==> flow/design.v (excerpt) <==
module top_logic(  
		clk,
		rst,
		frz,
		level,
		Dout,
		vsync,
		hsync,
		VGA_R,
		VGA_G,
		VGA_B,
		BTNU,
		BTND,
		BTNL,
		BTNR,
        seven_seg,
        sel,
        pattern_select,
         I_spi_miso,
         O_spi_sck,
         O_spi_cs,
         O_spi_mosi
);
For scale: roughly 12000 cells after synthesis, about 300 flip-flops, ~110000 sq um of cells after synthesis.
export LEC_CHECK = 0
export CAP_MARGIN = 20
export CELL_PAD_IN_SITES_DETAIL_PLACEMENT = 1
export CELL_PAD_IN_SITES_GLOBAL_PLACEMENT = 3
export CORE_MARGIN = 4
export CORE_UTILIZATION = 67
export CTS_CLUSTER_DIAMETER = 207
export GPL_ROUTABILITY_DRIVEN = 0
export HOLD_SLACK_MARGIN = 0.19
export MAX_ROUTING_LAYER = met4
export SETUP_SLACK_MARGIN = -0.42
export SLEW_MARGIN = 20
export TNS_END_PERCENT = 75
create_clock -name core_clock -period 16.2 [get_ports {clk}]
run.sh (not shown) runs the stock make flow with config.mk's settings and CLKGATE_MAP_FILE=.
The first run failed in 3_1_place_gp_skip_io with GPL-0301.
Rerun with:
==> flow/config.mk (replaced) <==
export PLATFORM = sky130hd
export DESIGN_NAME = top_logic
export DESIGN_NICKNAME = top_logic
export VERILOG_FILES = /design/flow/design.v
export SDC_FILE = /design/flow/constraint.sdc
export NUM_CORES = 4
export LEC_CHECK = 0
export CAP_MARGIN = 20
export CORE_MARGIN = 2
export CORE_UTILIZATION = 59
export CTS_CLUSTER_SIZE = 97
export SLEW_MARGIN = 20
==> flow/constraint.sdc (replaced) <==
create_clock -name core_clock -period 12.8 [get_ports {clk}]
set_input_delay 2.5600 -clock core_clock [delete_from_list [all_inputs] [get_ports {clk}]]
set_output_delay 2.5600 -clock core_clock [all_outputs]
set_load 0.01 [all_outputs]
The changed run finished but failed the layout checks on setup timing.
Area after synthesis is unchanged.
Synthesized cell count does not change.
Die size went up by 11%.
Rerun with:
--- a/flow/config.mk
+++ b/flow/config.mk
@@ -9,4 +9,4 @@
 export CORE_MARGIN = 2
-export CORE_UTILIZATION = 59
-export CTS_CLUSTER_SIZE = 97
+export CORE_UTILIZATION = 72
+export SETUP_SLACK_MARGIN = -0.87
 export SLEW_MARGIN = 20
==> flow/constraint.sdc (replaced) <==
create_clock -name core_clock -period 11.5 [get_ports {clk}]
set_input_delay 2.3000 -clock core_clock [delete_from_list [all_inputs] [get_ports {clk}]]
set_output_delay 2.3000 -clock core_clock [all_outputs]
set_load 0.01 [all_outputs]
After rerunning: The new run ran to the end with violations: setup timing. Register-to-register slack gets worse by 1.5 ns. Non-clock buffer count increases by 304.
Rerun with:
--- a/flow/config.mk
+++ b/flow/config.mk
@@ -9,4 +9,3 @@
 export CORE_MARGIN = 2
-export CORE_UTILIZATION = 72
-export SETUP_SLACK_MARGIN = -0.87
+export CORE_UTILIZATION = 44
 export SLEW_MARGIN = 20
==> flow/constraint.sdc (replaced) <==
create_clock -name core_clock -period 16.9 [get_ports {clk}]
set_input_delay 3.3800 -clock core_clock [delete_from_list [all_inputs] [get_ports {clk}]]
set_output_delay 3.3800 -clock core_clock [all_outputs]
set_load 0.01 [all_outputs]
With this change the flow produced a clean layout.
Sequential cell count stays the same.
Non-clock buffer count drops by 818.
Setup slack improved by 3.4 ns.
Design area came out lower by 4.4%.
Die size is higher by 63%.
Hold slack degrades by 0.0049 ns.
Maximum frequency shrinks by 13%.
Clock skew fell by 0.0056 ns.
Rerun with:
--- a/flow/config.mk
+++ b/flow/config.mk
@@ -9,3 +9,4 @@
 export CORE_MARGIN = 2
-export CORE_UTILIZATION = 44
+export CORE_UTILIZATION = 63
+export SETUP_SLACK_MARGIN = 3.95
 export SLEW_MARGIN = 20
==> flow/constraint.sdc (replaced) <==
create_clock -name core_clock -period 14.8 [get_ports {clk}]
set_input_delay 2.9600 -clock core_clock [delete_from_list [all_inputs] [get_ports {clk}]]
set_output_delay 2.9600 -clock core_clock [all_outputs]
set_load 0.01 [all_outputs]
Effect: The new run finished clean; setup slack is worse by 0.24 ns; utilization came out higher by 22 points; via count came out higher by 3.7%.

---

Setup of middle:
Starting RTL as in the previous note.
==> flow/config.mk <==
export PLATFORM = sky130hd
export DESIGN_NAME = top_logic
export DESIGN_NICKNAME = top_logic
export VERILOG_FILES = /design/flow/design.v
export SDC_FILE = /design/flow/constraint.sdc
export NUM_CORES = 4
export LEC_CHECK = 0
export ABC_AREA = 1
export CAP_MARGIN = 20
export CORE_MARGIN = 2
export CORE_UTILIZATION = 72
export CTS_CLUSTER_DIAMETER = 94
export CTS_CLUSTER_SIZE = 15
export MAX_ROUTING_LAYER = met4
export PLACE_DENSITY_LB_ADDON = 0.02
export SETUP_SLACK_MARGIN = -0.68
export SLEW_MARGIN = 20
==> flow/constraint.sdc <==
create_clock -name core_clock -period 11.6 [get_ports {clk}]
set_input_delay 2.3200 -clock core_clock [delete_from_list [all_inputs] [get_ports {clk}]]
set_output_delay 2.3200 -clock core_clock [all_outputs]
set_load 0.01 [all_outputs]
The flow for middle finished, though final verification flagged negative setup slack.
Setup changes, middle to north
- CTS_CLUSTER_DIAMETER changed from 94 to 252
- CORE_UTILIZATION changed from 72 to 71
- CTS_CLUSTER_SIZE removed (was 15)
- SETUP_SLACK_MARGIN removed (was -0.68)
- PLACE_DENSITY_LB_ADDON removed (was 0.02)
- the clock period (ns, I/O delays scaled along) changed from 11.6 to 9.76
Results
- Run status, north: aborted in global routing (5_1_grt), error ODB-0269
- The final reports for north and middle show area inside the core boundary higher in the former.
- For the placer congestion estimate, north came in 0.030 higher than middle did.
- north — vertical extent of the die about 0.7% higher, middle as reference
- Max die area across north and middle: north
- middle has a higher setup slack after placement than north.
- As far as async set-reset flop share out of synthesis goes, middle and north are indistinguishable; the numbers are identical.
- Placed cell area in north is 9000 um^2 above middle.
- In the metrics for north and middle, the one carrying the lower buffer count from post-CTS setup fixing is middle.
- For the number of clock buffers inserted by TritonCTS, north came in 10 higher than middle did.
- Comparing middle against north, there is no change at all in count of boundary I/O pins.

---

Starting RTL as in the previous note.
Design top_logic, start of the top module:
module top_logic(  
		clk,
		rst,
		frz,
		level,
		Dout,
		vsync,
		hsync,
		VGA_R,
		VGA_G,
		VGA_B,
		BTNU,
		BTND,
		BTNL,
		BTNR,
        seven_seg,
        sel,
        pattern_select,
         I_spi_miso,
         O_spi_sck,
         O_spi_cs,
         O_spi_mosi
);
	input clk;
    input rst;
    input frz;
    input [4:0]level;
    input Dout;
    output vsync;
    output hsync;
    output [3:0] VGA_R;
    output [3:0] VGA_G;
    output [3:0] VGA_B;
    input BTNU;
    input BTND;
    input BTNR;
    input BTNL;
    output [7:0]seven_seg;
    output [7:0] sel;
    wire left;
    wire right;
    wire up;
    wire down;
    assign left=BTNL;
    assign right=BTNR;
    assign up=BTNU;
    assign down=BTND;
    input    I_spi_miso;  
    output  wire         O_spi_sck;  
    output  wire         O_spi_cs  ;  
    output  wire         O_spi_mosi ;    
    input pattern_select;
    wire [3:0]spi_x_out;
    wire [3:0]spi_y_out;
    wire [15:0]score;
    wire over;
   spi_control spi(
  ...
==> flow/config.mk <==
export PLATFORM = sky130hd
export DESIGN_NAME = top_logic
export DESIGN_NICKNAME = top_logic
export VERILOG_FILES = /design/flow/design.v
export SDC_FILE = /design/flow/constraint.sdc
export NUM_CORES = 4
export LEC_CHECK = 0
export ABC_AREA = 1
export CAP_MARGIN = 0
export CORE_MARGIN = 2
export CORE_UTILIZATION = 72
export CTS_CLUSTER_DIAMETER = 324
export CTS_CLUSTER_SIZE = 10
export SETUP_SLACK_MARGIN = 0.51
export SLEW_MARGIN = 20
export TNS_END_PERCENT = 40
==> flow/constraint.sdc <==
create_clock -name core_clock -period 7.37 [get_ports {clk}]
set_input_delay 1.4740 -clock core_clock [delete_from_list [all_inputs] [get_ports {clk}]]
set_output_delay 1.4740 -clock core_clock [all_outputs]
set_load 0.01 [all_outputs]
The first run aborted during global routing (GRT-0232).
Next try:
--- a/flow/config.mk
+++ b/flow/config.mk
@@ -8,3 +8,3 @@
 export ABC_AREA = 1
-export CAP_MARGIN = 0
+export CAP_MARGIN = 20
 export CORE_MARGIN = 2
@@ -12,4 +12,3 @@
 export CTS_CLUSTER_DIAMETER = 324
-export CTS_CLUSTER_SIZE = 10
-export SETUP_SLACK_MARGIN = 0.51
+export CTS_CLUSTER_SIZE = 95
 export SLEW_MARGIN = 20
=> The new run ended with an error in global routing on GRT-0232. Die area stays the same. Synthesized area stays the same. Synthesized cell count does not change.
Next try:
--- a/flow/config.mk
+++ b/flow/config.mk
@@ -11,5 +11,5 @@
 export CORE_UTILIZATION = 72
-export CTS_CLUSTER_DIAMETER = 324
-export CTS_CLUSTER_SIZE = 95
+export CTS_CLUSTER_DIAMETER = 254
+export PLACE_DENSITY = 0.35
+export SETUP_SLACK_MARGIN = 1.64
 export SLEW_MARGIN = 20
-export TNS_END_PERCENT = 40
==> flow/constraint.sdc (replaced) <==
create_clock -name core_clock -period 13.1 [get_ports {clk}]
set_input_delay 2.6200 -clock core_clock [delete_from_list [all_inputs] [get_ports {clk}]]
set_output_delay 2.6200 -clock core_clock [all_outputs]
set_load 0.01 [all_outputs]
With this change the flow passed the timing, design-rule and antenna checks.
Die size is unchanged.
Synthesized area is unchanged.
Synthesized cell count stays the same.
Next try:
==> flow/config.mk (replaced) <==
export PLATFORM = sky130hd
export DESIGN_NAME = top_logic
export DESIGN_NICKNAME = top_logic
export VERILOG_FILES = /design/flow/design.v
export SDC_FILE = /design/flow/constraint.sdc
export NUM_CORES = 4
export LEC_CHECK = 0
export CAP_MARGIN = 30
export CORE_MARGIN = 2
export CORE_UTILIZATION = 72
export SLEW_MARGIN = 20
==> flow/constraint.sdc (replaced) <==
create_clock -name core_clock -period 12.9 [get_ports {clk}]
set_input_delay 2.5800 -clock core_clock [delete_from_list [all_inputs] [get_ports {clk}]]
set_output_delay 2.5800 -clock core_clock [all_outputs]
set_load 0.01 [all_outputs]
Result:
- With this change the flow ran to the end with violations: setup timing
- area after synthesis falls by 4.6%
- routed wire length shrinks by 8.0%
- setup slack degrades by 0.79 ns
- register-to-register slack got worse by 0.79 ns
- cell area falls by 3.3%
- cell count fell by 11%
- core utilization goes up by 0.83 points
- synthesized cell count came out lower by 14%
- global-route usage decreases by 0.64 points
Next try:
--- a/flow/config.mk
+++ b/flow/config.mk
@@ -10,2 +10,4 @@
 export CORE_UTILIZATION = 72
+export CTS_CLUSTER_DIAMETER = 43
+export SETUP_SLACK_MARGIN = 3.37
 export SLEW_MARGIN = 20
==> flow/constraint.sdc (replaced) <==
create_clock -name core_clock -period 11.3 [get_ports {clk}]
set_input_delay 2.2600 -clock core_clock [delete_from_list [all_inputs] [get_ports {clk}]]
set_output_delay 2.2600 -clock core_clock [all_outputs]
set_load 0.01 [all_outputs]
Outcome:
- The changed run ran to the end with violations: setup timing
- setup slack is worse by 1.8 ns
- synthesized cell count does not change
- hold slack is better by 0.024 ns
- via count is higher by 4.4%
- synthesized area does not change
- sequential share of layout area is lower by 0.25 points
- design area is higher by 5.6%
- register-to-register slack is worse by 1.8 ns

---

Setup of red:
top_logic again, from the RTL that the note above started with.
export LEC_CHECK = 0
export CAP_MARGIN = 35
export CORE_MARGIN = 9
export CORE_UTILIZATION = 16
export GPL_TIMING_DRIVEN = 1
export HOLD_SLACK_MARGIN = -0.06
export MIN_ROUTING_LAYER = met1
export PLACE_DENSITY = 0.46
export SETUP_SLACK_MARGIN = 0.99
export SLEW_MARGIN = 20
export TNS_END_PERCENT = 55
create_clock -name core_clock -period 13.6 [get_ports {clk}]
Status red: flow complete, layout not clean - setup timing
Input changes introduced in blue (baseline for comparison: red):
- removing SETUP_SLACK_MARGIN (formerly 0.99)
- changing CORE_MARGIN from 9 to 2
- removing GPL_TIMING_DRIVEN (formerly 1)
- removing PLACE_DENSITY (formerly 0.46)
- removing HOLD_SLACK_MARGIN (formerly -0.06)
- removing MIN_ROUTING_LAYER (formerly met1)
- removing TNS_END_PERCENT (formerly 55)
- changing CORE_UTILIZATION from 16 to 8
- changing CAP_MARGIN from 35 to 20
- changing the clock period (ns, I/O delays scaled along) from 13.6 to 21.0
Notes after the runs:
- blue: full flow OK, the timing, design-rule and antenna checks passed
- Of red and blue, the higher maximum fanout along the worst path belongs to blue.
- Diff red -> blue | buffer share of cell area | decrease of 2.9 points
- Delta (blue minus red): cell area after layout shows an increase of 7100 sq um, non-clock buffer count shows a reduction of about 70%.
The following lists how green was set up differently from blue:
- changing CORE_UTILIZATION from 8 to 58
- setting ABC_AREA to 1 for the first time
- setting CELL_PAD_IN_SITES_GLOBAL_PLACEMENT to 1 for the first time
- changing the clock period (ns, I/O delays scaled along) from 21.0 to 20.0
==> comparison <==
- Hold slack in green is 0.0053 ns above blue.
- | relative max-transition margin | lower: green |
- Relative to blue, the met3 wire length measured on green has increased by more than 10%.
- Summary of green over blue: initial core utilization shows an increase of 50 points; number of global-route vias before repair has increased; critical path depth higher.
What orange does differently from green at the input level:
- CORE_ASPECT_RATIO newly set to 0.71
- CORE_UTILIZATION changed from 58 to 72
- PLACE_DENSITY_LB_ADDON newly set to 0.0
- CELL_PAD_IN_SITES_GLOBAL_PLACEMENT removed (was 1)
- SETUP_SLACK_MARGIN newly set to 1.64
- the clock period (ns, I/O delays scaled along) changed from 20.0 to 9.47
==> results <==
The log for orange ends in global routing (5_1_grt) with error GRT-0116, so the run never completed.
Comparing green against orange, there is no change at all in largest buffer count on any clock path.
Re placeable core region: orange is about 20% down on green.
Max floorplan-stage core utilization across orange and green: orange
#### Input delta (purple over orange)
- clearing CORE_ASPECT_RATIO, which used to be 0.71
- putting PLACE_DENSITY at 0.35 where nothing was set
- swapping 1 for 0 in ABC_AREA
- clearing PLACE_DENSITY_LB_ADDON, which used to be 0.0
- swapping 9.47 for 9.39 in the clock period (ns, I/O delays scaled along)
[summary]
From the logs: purple reached the end of the flow and failed the layout checks with setup timing.
Area after synthesis in purple is about 4.6% below orange.
Area reported by Yosys stat: purple < orange
Number of standard-cell rows in the floorplan, purple vs orange: up by more than 10%
Taking orange as the reference, in purple share of synthesized area occupied by flip-flops and latches went up by 0.26 points; TritonCTS buffer count fell 5.3%; die size shrank by 7300 sq um; H-tree depth reported by CTS now sits at about the same level; cell resize tally after clock tree synthesis -360.

---

Starting RTL as in the previous note.
clock: 10.7 ns
lec_check: 0
abc_area: 1
cap_margin: 20
cell_pad_in_sites_global_placement: 0
core_aspect_ratio: 1.01
core_margin: 2
core_utilization: 72
hold_slack_margin: -0.08
place_density_lb_addon: 0.21
setup_slack_margin: 2.07
slew_margin: 35
tns_end_percent: 85
The baseline ended with an error in global routing (GRT-0232).
Edit:
Settings changed: ABC_AREA 1 to default, CELL_PAD_IN_SITES_GLOBAL_PLACEMENT 0 to default, CORE_ASPECT_RATIO 1.01 to default, HOLD_SLACK_MARGIN -0.08 to default, MAX_ROUTING_LAYER from default to met4, PLACE_DENSITY_LB_ADDON 0.21 to default, SETUP_SLACK_MARGIN 2.07 to 1.63, SLEW_MARGIN 35 to 20, TNS_END_PERCENT 85 to default.
Clock period 10.7 ns to 12.2 ns, I/O delays scaled along.
This time the run finished with setup timing left.
Die area decreases by 4.5%.
Synthesized area came out lower by 4.6%.
Synthesized cell count came out lower by 14%.
Edit:
Settings changed: CTS_CLUSTER_DIAMETER from default to 43, HOLD_SLACK_MARGIN from default to -0.08.
Result: The new run finished but failed the layout checks on setup timing. Area after synthesis is unchanged. First-iteration DRC count falls by 1.8%.
Edit:
Settings changed: CORE_UTILIZATION 72 to 40, CTS_CLUSTER_DIAMETER 43 to default, HOLD_SLACK_MARGIN -0.08 to default, MAX_ROUTING_LAYER met4 to default, SETUP_SLACK_MARGIN 1.63 to default.
Clock period 12.2 ns to 16.9 ns, I/O delays scaled along.
Result:
- Now the flow produced a clean layout
- wire length goes down by 11%
- clock skew increases by 21 ps
- critical path depth climbs by 2
- global-route usage falls by 21 points
- maximum frequency decreases by 15%
- non-clock buffer count goes down by 644
- core utilization goes down by 38 points
- via count decreases by 9.4%
- clock-buffer cell count goes down by 8
